v4:
==> flow/design.v (excerpt) <==
module adder_32bit(
    input clk,
    input rst,
    input [31:0] i_a,
    input [31:0] i_b,
    input i_vld,
    output reg [31:0] o_res,
    output reg o_res_vld,
    output reg overflow
);
Size in the first run: ~24000 um2 of cells after synthesis.
clock: 37.2 ns
lec_check: 0
cap_margin: 20
core_margin: 2
core_utilization: 66
cts_cluster_size: 90
hold_slack_margin: -0.09
setup_slack_margin: -2.0
slew_margin: 20
run.sh (not shown) runs the stock make flow with config.mk's settings and CLKGATE_MAP_FILE=.
v4: complete, dirty (negative setup slack)
Inputs modified between v4 and v15:
- clearing SETUP_SLACK_MARGIN, which used to be -2.0
- clearing CTS_CLUSTER_SIZE, which used to be 90
- clearing HOLD_SLACK_MARGIN, which used to be -0.09
- swapping 66 for 12 in CORE_UTILIZATION
- swapping 37.2 for 41.5 in the clock period (ns, I/O delays scaled along)
==> results <==
v15 finished every step from synthesis to the final layout, and the layout passed the timing, DRC and antenna checks.
v4 leaves less setup margin than v15.
As far as synthesized area is concerned, v15 and v4 perform about the same.
Diff v4 -> v15 | routed wire length | up by a little under 10%
v15 vs. v4: well-tap cell count higher; non-clock buffer count fell by 84; count of cell instances traversed by the critical path grew by 9.
### v15 -> v14
- changing CORE_UTILIZATION from 12 to 50
- setting CTS_CLUSTER_SIZE to 98 for the first time
- changing the clock period (ns, I/O delays scaled along) from 41.5 to 35.4
Notes after the runs:
Compared with v15, in v14 setup TNS moved down; total power after layout moved up; area of all placed cells without fillers moved up; via count moved up.
v15: full flow OK, the timing, DRC and antenna checks passed
Complete run, failing final checks: v14, reason negative setup slack.
Sequential share of layout area, v15 and v14: lower on v14
Delta(die size, v14 - v15) < 0
The final reports for v14 and v15 show post-route fraction of the period consumed by the critical path higher in the former.
Routed wire length in v14 vs v15: up about 12%
The inputs of v42 differ from those of v14 as listed below.
- a deleted CTS_CLUSTER_SIZE that had been 98
- a change of CORE_UTILIZATION from 50 to 70
- an added HOLD_SLACK_MARGIN of -0.1
- a change of the clock period (ns, I/O delays scaled along) from 35.4 to 25.6
[summary]
- v42: it failed with a tool error in detailed placement (3_5_place_dp), so there are no final results.
- [diff] core area, v42 relative to v14: improvement
- Taking v14 as the reference point, the horizontal die dimension of v42 falls by 34 um.
- Diff v14 -> v42: count of state elements after synthesis now sits at about the same level; placer's final routability congestion estimate now sits higher; die span in y now sits lower; area after synthesis now sits at about the same level.
- Side by side, floorplan core density turned out higher in v42 than in v14.
- Sort v14 and v42 by die size asc -> top: v42
#### Input delta (v13 over v42)
- changing CORE_UTILIZATION from 70 to 52
- removing HOLD_SLACK_MARGIN (formerly -0.1)
- changing the clock period (ns, I/O delays scaled along) from 25.6 to 41.5
v13 finished every step from synthesis to the final layout, and the layout passed the timing, DRC and antenna checks.
Relative to v42, the initial cell density of the core of v13 is lower by 19 points.
As far as number of cells produced by synthesis goes, v13 and v42 are indistinguishable; the numbers are identical.
In v13 the site row count turned out about 16% higher than in v42.
What v13 reported for die footprint has to be multiplied by 0.75 to get the figure for v42.
As far as proportion of synthesized chip area in sequential cells goes, v42 and v13 are indistinguishable; the numbers are identical.
Area inside the core boundary: v13 > v42
From v42 to v13, post-synthesis share of cell area spent on and, or, nand and nor gates did not move at all.


The RTL this note starts from:
==> flow/design.v <==
`timescale 1ns / 1ps
module CompareAndShift32Bit (
    input [7:0] exp_a,
    input [7:0] exp_b,
    input [23:0] man_a,
    input [23:0] man_b,
    output reg [23:0] al_man_a,
    output reg [23:0] al_man_b,
    output reg [7:0] shift
);
    always @(*) begin
        if (exp_a > exp_b) begin
            shift = exp_a - exp_b;
            al_man_a = man_a;
            al_man_b = man_b >> shift;
        end else begin
            shift = exp_b - exp_a;
            al_man_a = man_a >> shift;
            al_man_b = man_b;
        end
    end
endmodule
`timescale 1ns / 1ps
module Addition32Bit (
    input sign_a,
    input sign_b,
    input [23:0] a,b,
    output reg [24:0] res,
    output reg sign_res
    );
    always @(*) begin
        if (sign_a == sign_b) begin
            sign_res = sign_a;   
            res = a+b;
        end
        else if (a >= b) begin
            res = a - b;
            sign_res = sign_a;
        end
        else begin
            res = b - a;
            sign_res = sign_b;
        end
    end
endmodule	
`timescale 1ns / 1ps
module Normalization32Bit (
    input [24:0] res,
    input [7:0] exp_base,
    output reg [23:0] man_res,
    output reg [7:0] exp_res,
    output reg overflow
);
    reg [24:0] normalized_result;
    integer i;
    always @(*) begin
        normalized_result = res;
        exp_res = exp_base;
        if (normalized_result[24]) begin
            normalized_result = normalized_result >> 1;
            exp_res = exp_base + 1;
        end else begin
            for (i = 0; i < 24; i = i + 1) begin
                if (normalized_result[23] == 0 && exp_res > 0) begin
                    normalized_result = normalized_result << 1;
                    exp_res = exp_res - 1;
                end
            end
            if (normalized_result == 25'b0)
                exp_res = 8'b0;
        end
        man_res = normalized_result[23:0];
        overflow = (exp_res >= 8'b11111111);
    end
endmodule
`timescale 1ns / 1ps
module adder_32bit(
    input clk,
    input rst,
    input [31:0] i_a,
    input [31:0] i_b,
    input i_vld,
    output reg [31:0] o_res,
    output reg o_res_vld,
    output reg overflow
);
wire [7:0] shift;
wire [23:0] al_man_a, al_man_b;
wire sign_a, sign_b, sign_res;
wire [7:0] exp_a, exp_b, exp_res;
wire [23:0] man_a, man_b, man_res;
wire [24:0] res;
wire operation_overflow;
assign sign_a = i_a[31];
assign sign_b = i_b[31];
assign exp_a = i_a[30:23];
assign exp_b = i_b[30:23];
assign man_a = (exp_a == 8'b0) ? {1'b0, i_a[22:0]} : {1'b1, i_a[22:0]};  
assign man_b = (exp_b == 8'b0) ? {1'b0, i_b[22:0]} : {1'b1, i_b[22:0]};
wire is_nan_a = ((exp_a == 8'b11111111) && (man_a[22:0] != 0));  
wire is_nan_b = ((exp_b == 8'b11111111) && (man_b[22:0] != 0));
wire is_inf_a = ((exp_a == 8'b11111111) && (man_a[22:0] == 0));
wire is_inf_b = ((exp_b == 8'b11111111) && (man_b[22:0] == 0));
wire is_zero_a = ((i_a[30:0] == 0));  
wire is_zero_b = ((i_b[30:0] == 0));
CompareAndShift32Bit u_CompareAndShift32Bit (
    .exp_a(exp_a),           
    .exp_b(exp_b),           
    .man_a(man_a),           
    .man_b(man_b),           
    .al_man_a(al_man_a),     
    .al_man_b(al_man_b),     
    .shift(shift)            
);
Addition32Bit u_Addition32Bit (
    .sign_a(sign_a),         
    .sign_b(sign_b),         
    .a(al_man_a),            
    .b(al_man_b),            
    .res(res),               
    .sign_res(sign_res)      
);
Normalization32Bit u_Normalization32Bit (
    .res(res),                                   
    .exp_base((exp_a > exp_b) ? exp_a : exp_b),  
    .man_res(man_res),                           
    .exp_res(exp_res),                           
    .overflow(operation_overflow)                
);
always @(posedge clk or posedge rst) begin
    if (rst) begin
        o_res <= 32'b0;
        o_res_vld <= 1'b0;
        overflow <= 1'b0;
    end else if (i_vld) begin
        if (is_nan_a || is_nan_b || (is_inf_a && is_inf_b && (sign_a != sign_b))) begin
            o_res <= 32'h7FC00000;  
            overflow <= 1'b1;
        end 
        else if (is_inf_a || is_inf_b) begin
            o_res <= is_inf_a ? i_a : i_b;  
            overflow <= 1'b1;
        end 
        else if (is_zero_a && is_zero_b) begin
            o_res <= 32'b0;  
            overflow <= 1'b0;
        end 
        else begin
        o_res <= {sign_res, exp_res, man_res[22:0]};
        o_res_vld <= 1'b1;
        overflow <= operation_overflow;
        end
        o_res_vld <= 1'b1;
    end else begin
        o_res_vld <= 1'b0;
    end
end
endmodule
export LEC_CHECK = 0
export CAP_MARGIN = 20
export CELL_PAD_IN_SITES_DETAIL_PLACEMENT = 0
export CELL_PAD_IN_SITES_GLOBAL_PLACEMENT = 1
export CORE_ASPECT_RATIO = 1.34
export CORE_MARGIN = 7
export CORE_UTILIZATION = 36
export CTS_CLUSTER_DIAMETER = 334
export CTS_CLUSTER_SIZE = 71
export GPL_ROUTABILITY_DRIVEN = 0
export GPL_TIMING_DRIVEN = 0
export HOLD_SLACK_MARGIN = -0.0
export MAX_ROUTING_LAYER = met5
export MIN_ROUTING_LAYER = met1
export PLACE_DENSITY_LB_ADDON = 0.23
export SLEW_MARGIN = 15
export TNS_END_PERCENT = 85
create_clock -name core_clock -period 65.5 [get_ports {clk}]
Rerun with:
==> flow/config.mk (replaced) <==
export PLATFORM = sky130hd
export DESIGN_NAME = adder_32bit
export DESIGN_NICKNAME = adder_32bit
export VERILOG_FILES = /design/flow/design.v
export SDC_FILE = /design/flow/constraint.sdc
export NUM_CORES = 4
export LEC_CHECK = 0
export CAP_MARGIN = 20
export CELL_PAD_IN_SITES_GLOBAL_PLACEMENT = 0
export CORE_ASPECT_RATIO = 1.34
export CORE_MARGIN = 7
export CORE_UTILIZATION = 46
export CTS_CLUSTER_SIZE = 10
export GPL_ROUTABILITY_DRIVEN = 0
export HOLD_SLACK_MARGIN = -0.0
export MIN_ROUTING_LAYER = met1
export PLACE_DENSITY_LB_ADDON = 0.23
export SLEW_MARGIN = 15
export TNS_END_PERCENT = 10
==> flow/constraint.sdc (replaced) <==
create_clock -name core_clock -period 44.3 [get_ports {clk}]
set_input_delay 8.8600 -clock core_clock [delete_from_list [all_inputs] [get_ports {clk}]]
set_output_delay 8.8600 -clock core_clock [all_outputs]
set_load 0.01 [all_outputs]
What happened:
- critical path depth falls by 34
- via count rises by 1.4%
- area after synthesis stays the same
- routed wire length falls by 9.3%
- clock skew stays the same
Rerun with:
==> flow/config.mk (replaced) <==
export PLATFORM = sky130hd
export DESIGN_NAME = adder_32bit
export DESIGN_NICKNAME = adder_32bit
export VERILOG_FILES = /design/flow/design.v
export SDC_FILE = /design/flow/constraint.sdc
export NUM_CORES = 4
export LEC_CHECK = 0
export CAP_MARGIN = 20
export CELL_PAD_IN_SITES_GLOBAL_PLACEMENT = 1
export CORE_ASPECT_RATIO = 1.34
export CORE_MARGIN = 2
export CORE_UTILIZATION = 51
export GPL_ROUTABILITY_DRIVEN = 0
export HOLD_SLACK_MARGIN = 0.29
export MIN_ROUTING_LAYER = met1
export PLACE_DENSITY = 0.44
export SLEW_MARGIN = 15
==> flow/constraint.sdc (replaced) <==
create_clock -name core_clock -period 34.3 [get_ports {clk}]
set_input_delay 6.8600 -clock core_clock [delete_from_list [all_inputs] [get_ports {clk}]]
set_output_delay 6.8600 -clock core_clock [all_outputs]
set_load 0.01 [all_outputs]
Result: This time the run finished but fails on setup timing; register-to-register slack is worse by 10 ns; utilization is higher by 27 points; sequential cell count does not change; wire length is higher by 35%; setup slack loses 3.9 ns; via count climbs by 27%; design area is higher by about 36%; sequential share of layout area drops by 0.83 points; die size drops by 17%.
Rerun with:
==> flow/config.mk (replaced) <==
export PLATFORM = sky130hd
export DESIGN_NAME = adder_32bit
export DESIGN_NICKNAME = adder_32bit
export VERILOG_FILES = /design/flow/design.v
export SDC_FILE = /design/flow/constraint.sdc
export NUM_CORES = 4
export LEC_CHECK = 0
export CAP_MARGIN = 20
export CORE_MARGIN = 2
export CORE_UTILIZATION = 72
export HOLD_SLACK_MARGIN = 0.29
export SLEW_MARGIN = 20
==> flow/constraint.sdc (replaced) <==
create_clock -name core_clock -period 25.6 [get_ports {clk}]
set_input_delay 5.1200 -clock core_clock [delete_from_list [all_inputs] [get_ports {clk}]]
set_output_delay 5.1200 -clock core_clock [all_outputs]
set_load 0.01 [all_outputs]
After rerunning: The new run failed in detailed placement (3_5_place_dp) on DPL-0038; die area came out lower by a quarter to a third; synthesized cell count stays the same; synthesized area stays the same.
Rerun with:
--- a/flow/config.mk
+++ b/flow/config.mk
@@ -8,5 +8,4 @@
 export CAP_MARGIN = 20
 export CORE_MARGIN = 2
-export CORE_UTILIZATION = 72
-export HOLD_SLACK_MARGIN = 0.29
+export CORE_UTILIZATION = 65
 export SLEW_MARGIN = 20
==> flow/constraint.sdc (replaced) <==
create_clock -name core_clock -period 27.0 [get_ports {clk}]
set_input_delay 5.4000 -clock core_clock [delete_from_list [all_inputs] [get_ports {clk}]]
set_output_delay 5.4000 -clock core_clock [all_outputs]
set_load 0.01 [all_outputs]
With this change the flow aborted during clock tree synthesis (4_1_cts).
Synthesized cell count stays the same.
Die area rose by about 10%.
Synthesized area does not change.
Power figures rest on the tool's default switching activity, not on a simulated workload.
